Design top, start of the top module:
module top(clk, rst_n, in, valid_in, last_in, out, valid_out, last_out, ready);
Size: ~94000 um^2 of cells after synthesis.
clock: 8.0 ns
lec_check: 0
cap_margin: 40
cell_pad_in_sites_detail_placement: 2
cell_pad_in_sites_global_placement: 3
core_margin: 7
core_utilization: 38
cts_cluster_size: 21
gpl_routability_driven: 0
gpl_timing_driven: 0
min_routing_layer: met1
place_density: 0.95
setup_slack_margin: 1.2
slew_margin: 20
tns_end_percent: 70
run.sh (not shown) runs the stock make flow with config.mk's settings and CLKGATE_MAP_FILE=.
Rerun with:
Settings changed: CAP_MARGIN 40 to 20, CELL_PAD_IN_SITES_DETAIL_PLACEMENT 2 to not set, CELL_PAD_IN_SITES_GLOBAL_PLACEMENT 3 to not set, CORE_MARGIN 7 to 2, CORE_UTILIZATION 38 to 57, CTS_CLUSTER_SIZE 21 to not set, GPL_ROUTABILITY_DRIVEN 0 to not set, GPL_TIMING_DRIVEN 0 to not set, MIN_ROUTING_LAYER met1 to not set, PLACE_DENSITY 0.95 to not set, SETUP_SLACK_MARGIN 1.2 to -0.07, SLEW_MARGIN 20 to 25, TNS_END_PERCENT 70 to not set.
Result: Worst setup slack gains 1.0 ns. Critical path depth went down by 2. Cell count came out lower by 16%. Global-route usage is lower by 0.49 points. Clock power went down by about 9%. Non-clock buffer count drops by 347.
Rerun with:
Settings changed: CAP_MARGIN 20 to 10, CORE_UTILIZATION 57 to 72, CTS_CLUSTER_SIZE set to 59, PLACE_DENSITY_LB_ADDON set to 0.0, SETUP_SLACK_MARGIN -0.07 to 1.21, SLEW_MARGIN 25 to 20.
Clock period 8.0 ns to 4.15 ns, I/O delays scaled along.
Effect:
- Now the flow completed and failed the layout checks on negative setup slack
- die size falls by 21%
- cell count grows by 0.53%
- flip-flop count is unchanged
- sequential power rises by 93%
- global-route usage is higher by 14 points
Rerun with:
Settings changed: CAP_MARGIN 10 to 20, CORE_UTILIZATION 72 to 40, CTS_CLUSTER_SIZE 59 to not set, PLACE_DENSITY_LB_ADDON 0.0 to not set, SETUP_SLACK_MARGIN 1.21 to not set.
Clock period 4.15 ns to 8.0 ns, I/O delays scaled along.
With this change the flow finished clean.
Fmax goes down by 20%.
Wire length shrinks by 17%.
Total power drops by 47%.
Rerun with:
Settings changed: CORE_UTILIZATION 40 to 71, CTS_CLUSTER_DIAMETER set to 212.
Clock period 8.0 ns to 5.41 ns, I/O delays scaled along.
The new run finished with timing, DRC and antenna clean.
Global-route usage is higher by 17 points.
Combinational power went up by about 50%.
Clock power went up by about 36%.
Final area went down by 1.4%.
Die size came out lower by about 43%.
Non-clock buffer count increases by 84.
Worst hold slack gains 0.042 ns.
Wire length rises by about 2.4%.
Total power went up by about 40%.

========
top again, from the RTL that the note above started with.
## top
module top(clk, rst_n, in, valid_in, last_in, out, valid_out, last_out, ready);
clock: 3.45 ns
lec_check: 0
abc_area: 0
cap_margin: 35
core_margin: 2
core_utilization: 72
cts_cluster_diameter: 212
cts_cluster_size: 15
place_density: 0.78
setup_slack_margin: -0.34
slew_margin: 20
The baseline finished with setup timing left.
Next try:
==> flow/config.mk (replaced) <==
export PLATFORM = sky130hd
export DESIGN_NAME = top
export DESIGN_NICKNAME = top
export VERILOG_FILES = /design/flow/design.v
export SDC_FILE = /design/flow/constraint.sdc
export NUM_CORES = 4
export LEC_CHECK = 0
export CAP_MARGIN = 20
export CORE_MARGIN = 2
export CORE_UTILIZATION = 40
export SETUP_SLACK_MARGIN = 0.25
export SLEW_MARGIN = 20
==> flow/constraint.sdc (replaced) <==
create_clock -name core_clock -period 6.17 [get_ports {clk}]
set_input_delay 1.2340 -clock core_clock [delete_from_list [all_inputs] [get_ports {clk}]]
set_output_delay 1.2340 -clock core_clock [all_outputs]
set_load 0.01 [all_outputs]
Now the flow finished clean.
Clock skew went up by 0.032 ns.
Worst hold slack improves by 0.18 ns.
Design area went down by 3.9%.
Routed wire length went down by 21%.
First-iteration DRC count went down by 53%.

========
Starting RTL as in the previous note.
Settings: LEC_CHECK=0, CAP_MARGIN=20, CORE_MARGIN=2, CORE_UTILIZATION=72, PLACE_DENSITY_LB_ADDON=0.0, SETUP_SLACK_MARGIN=1.21, SLEW_MARGIN=20; clock period 4.15 ns.
The first run completed, yet does not pass: negative setup slack.
Then changed:
- ABC_AREA: not set -> 1
- CAP_MARGIN: 20 -> 0
- CORE_ASPECT_RATIO: not set -> 0.91
- CTS_CLUSTER_SIZE: not set -> 25
- HOLD_SLACK_MARGIN: not set -> 0.3
- PLACE_DENSITY_LB_ADDON: 0.0 -> 0.02
- SETUP_SLACK_MARGIN: 1.21 -> 1.0
- clock period: 4.15 -> 3.43 ns (I/O delays scaled with it)
The changed run finished but failed the layout checks on negative setup slack.
Clock-buffer cell count goes down by 5.
Sequential cell count stays the same.
Via count goes up by 36%.
Design area goes up by 5.2%.
Sequential power goes up by 20%.
Wire length goes up by 13%.
Die area goes up by 2.7%.
First-iteration DRC count goes up by 47%.
Global-route usage goes up by 2.1 points.
Then changed:
- ABC_AREA: 1 -> not set
- CAP_MARGIN: 0 -> 20
- CORE_ASPECT_RATIO: 0.91 -> not set
- CORE_UTILIZATION: 72 -> 71
- CTS_CLUSTER_SIZE: 25 -> 22
- HOLD_SLACK_MARGIN: 0.3 -> not set
- PLACE_DENSITY_LB_ADDON: 0.02 -> not set
- SETUP_SLACK_MARGIN: 1.0 -> not set
After rerunning:
- The changed run ran to the end with violations: negative setup slack
- power came out higher by 6.2%
- cell count goes down by 28%
- synthesized area goes down by 2.7%
- sequential power is about the same
- clock skew climbs by 14 ps
- routed wire length shrinks by 1.7%
- clock power goes up by about 9%
- worst setup slack got worse by 760 ps
- cell area shrinks by 1.9%
- critical path depth goes down by 3
Then changed:
- ABC_AREA: not set -> 1
- CAP_MARGIN: 20 -> 0
- CORE_UTILIZATION: 71 -> 72
- CTS_CLUSTER_DIAMETER: not set -> 212
- CTS_CLUSTER_SIZE: 22 -> 15
- PLACE_DENSITY: not set -> 0.38
- SETUP_SLACK_MARGIN: not set -> -0.34
- clock period: 3.43 -> 3.45 ns (I/O delays scaled with it)
Result: The new run completed and failed the layout checks on negative setup slack; synthesized cell count came out higher by 65%; critical path depth shrinks by 3; register-to-register slack improves by 1200 ps; maximum frequency rose by 29%; non-clock buffer count rises by 21; worst hold slack loses 48 ps; setup slack gets better by 1200 ps; power fell by 14%; cell count rose by 38%; first-iteration DRC count drops by 3.0%; routed wire length went down by 9.4%.

========
top again, from the RTL that the note above started with.
Settings: LEC_CHECK=0, ABC_AREA=1, CAP_MARGIN=20, CORE_MARGIN=2, CORE_UTILIZATION=62, CTS_CLUSTER_DIAMETER=371, SLEW_MARGIN=20; clock period 3.52 ns.
The starting point produced a layout that fails on negative setup slack.
Rerun with:
Settings changed: ABC_AREA 1 to not set, CAP_MARGIN 20 to 10, CORE_UTILIZATION 62 to 72, CTS_CLUSTER_DIAMETER 371 to not set, CTS_CLUSTER_SIZE set to 100, PLACE_DENSITY_LB_ADDON set to 0.0, SETUP_SLACK_MARGIN set to 1.21, TNS_END_PERCENT set to 5.
Clock period 3.52 ns to 4.15 ns, I/O delays scaled along.
Effect: The changed run finished with negative setup slack left. Clock-buffer cell count is lower by 8. Via count shrinks by about 20%. Cell area shrinks by about 7%.

========
== north ==
top again, from the RTL that the note above started with.
clock: 5.59 ns
lec_check: 0
cap_margin: 0
cell_pad_in_sites_detail_placement: 2
core_aspect_ratio: 0.66
core_margin: 8
core_utilization: 71
cts_cluster_diameter: 176
cts_cluster_size: 88
gpl_routability_driven: 0
gpl_timing_driven: 0
max_routing_layer: met4
place_density_lb_addon: 0.26
setup_slack_margin: -0.41
slew_margin: 10
north is listed as incomplete: the tool reported an error in 3_5_place_dp and the run ended there.
> inputs changed (north -> south)
- setting ABC_AREA to 1 for the first time
- setting CELL_PAD_IN_SITES_GLOBAL_PLACEMENT to 1 for the first time
- changing CORE_ASPECT_RATIO from 0.66 to 1.68
- changing CORE_UTILIZATION from 71 to 57
- removing CTS_CLUSTER_SIZE (formerly 88)
- changing PLACE_DENSITY_LB_ADDON from 0.26 to 0.09
- changing SLEW_MARGIN from 10 to 25
- changing CTS_CLUSTER_DIAMETER from 176 to 196
- setting MIN_ROUTING_LAYER to met1 for the first time
- changing CORE_MARGIN from 8 to 2
- changing SETUP_SLACK_MARGIN from -0.41 to 1.01
- changing CAP_MARGIN from 0 to 15
- removing CELL_PAD_IN_SITES_DETAIL_PLACEMENT (formerly 2)
- changing the clock period (ns, I/O delays scaled along) from 5.59 to 11.0
Results
- south has completed all stages; timing, DRC and antenna checks passed.
- south ends up with a gate count after technology mapping that is 65% higher than in north.
- From north to south the numbers moved as follows: multiplexer share of the synthesized area dropped 17 points, yosys stat chip area climbed about 2.7%, number of I/O port buffers barely changed.
- Row floorplan utilization: south lower / north higher
- south vs north on post-synthesis instance area: south is the higher one.
Changes in east relative to south:
- setting CTS_CLUSTER_SIZE to 15 for the first time
- removing MIN_ROUTING_LAYER (formerly met1)
- removing CELL_PAD_IN_SITES_GLOBAL_PLACEMENT (formerly 1)
- setting PLACE_DENSITY to 0.38 for the first time
- changing CAP_MARGIN from 15 to 40
- changing SLEW_MARGIN from 25 to 20
- removing PLACE_DENSITY_LB_ADDON (formerly 0.09)
- removing GPL_ROUTABILITY_DRIVEN (formerly 0)
- changing SETUP_SLACK_MARGIN from 1.01 to -0.34
- changing CTS_CLUSTER_DIAMETER from 196 to 212
- changing CORE_UTILIZATION from 57 to 72
- removing CORE_ASPECT_RATIO (formerly 1.68)
- removing MAX_ROUTING_LAYER (formerly met4)
- removing GPL_TIMING_DRIVEN (formerly 0)
- changing the clock period (ns, I/O delays scaled along) from 11.0 to 3.45
Results
Relative to south, aggregate routed wire length decreased by 9.0% in east. Going from south to east, worst slack on hold paths fell by 0.15 ns, share of the clock period used by the worst path after layout rose by 63 points. On non-clock buffer count: east sits above south. south vs east, worst-path cell with the longest stage delay: clkdlybuf4s50_1 vs dfxtp_4. The number of buffers created by CTS reported for east is smaller than that of south by 32. The sequential-to-total area share from yosys stat on south is in line with that on east. Looking at topmost layer with routed signal wires, the met4 result is from south; the met5 one comes from east. Re critical path depth: south was lower than east. STATUS run=east STAGES=ALL_DONE FINAL_CHECKS=FAILED CAUSE=setup timing.

========
job 102:
Starting RTL as in the previous note.
==> flow/design.v (excerpt) <==
module top(clk, rst_n, in, valid_in, last_in, out, valid_out, last_out, ready);
	input wire clk, rst_n;
	input wire [32-1:0] in;
	input wire valid_in, last_in;
	output wire [32-1:0] out;
	output wire valid_out, last_out;
	output wire ready;
	wire [32-1:0] out0, out1, out2, out3;
	wire valid_out0, valid_out1, valid_out2, valid_out3;
	wire last_out0, last_out1, last_out2, last_out3;
two tw0(.clk(clk), .rst_n(rst_n), .in(in), .valid_in(valid_in), .last_in(last_in), .out(out0), .valid_out(valid_out0), .last_out(last_out0), .ready(ready));
four f0(.clk(clk), .rst_n(rst_n), .in(out0), .valid_in(valid_out0), .last_in(last_out0), .out(out1), .valid_out(valid_out1), .last_out(last_out1));
eight e0(.clk(clk), .rst_n(rst_n), .in(out1), .valid_in(valid_out1), .last_in(last_out1), .out(out2), .valid_out(valid_out2), .last_out(last_out2));
steen s0(.clk(clk), .rst_n(rst_n), .in(out2), .valid_in(valid_out2), .last_in(last_out2), .out(out3), .valid_out(valid_out3), .last_out(last_out3));
thtwo t0(.clk(clk), .rst_n(rst_n), .in(out3), .valid_in(valid_out3), .last_in(last_out3), .out(out), .valid_out(valid_out), .last_out(last_out));
endmodule
Settings: LEC_CHECK=0, CAP_MARGIN=40, CELL_PAD_IN_SITES_DETAIL_PLACEMENT=2, CELL_PAD_IN_SITES_GLOBAL_PLACEMENT=3, CORE_MARGIN=7, CORE_UTILIZATION=62, CTS_CLUSTER_SIZE=21, GPL_ROUTABILITY_DRIVEN=1, GPL_TIMING_DRIVEN=0, HOLD_SLACK_MARGIN=0.28, MIN_ROUTING_LAYER=met1, PLACE_DENSITY=0.95, SLEW_MARGIN=20, TNS_END_PERCENT=70; clock period 8.0 ns.
Job 102 did not finish; a tool error ended it in detailed placement.
Modified inputs, job 104 compared to job 102
==> flow/config.mk <==
export PLATFORM = sky130hd
export DESIGN_NAME = top
export DESIGN_NICKNAME = top
export VERILOG_FILES = /design/flow/design.v
export SDC_FILE = /design/flow/constraint.sdc
export NUM_CORES = 4
export LEC_CHECK = 0
export ABC_AREA = 1
export CAP_MARGIN = 35
export CORE_MARGIN = 2
export CORE_UTILIZATION = 72
export CTS_CLUSTER_DIAMETER = 212
export CTS_CLUSTER_SIZE = 15
export SETUP_SLACK_MARGIN = -0.34
export SLEW_MARGIN = 20
==> flow/constraint.sdc <==
create_clock -name core_clock -period 3.45 [get_ports {clk}]
set_input_delay 0.6900 -clock core_clock [delete_from_list [all_inputs] [get_ports {clk}]]
set_output_delay 0.6900 -clock core_clock [all_outputs]
set_load 0.01 [all_outputs]
==> results <==
- Ran to the end and failed final checks on setup timing: job 104.
- What job 104 reported for number of unique standard cell types used by synthesis has to be multiplied by 1.4 to get the figure for job 102.
- Post-synthesis chip area from yosys of job 104 exceeds that of job 102 by a few percent.
- Total number of placement rows ends up higher on job 102.
- Diff job 102 -> job 104 | synthesized cell count | increase of 3356
Power figures rest on the tool's default switching activity, not on a simulated workload.
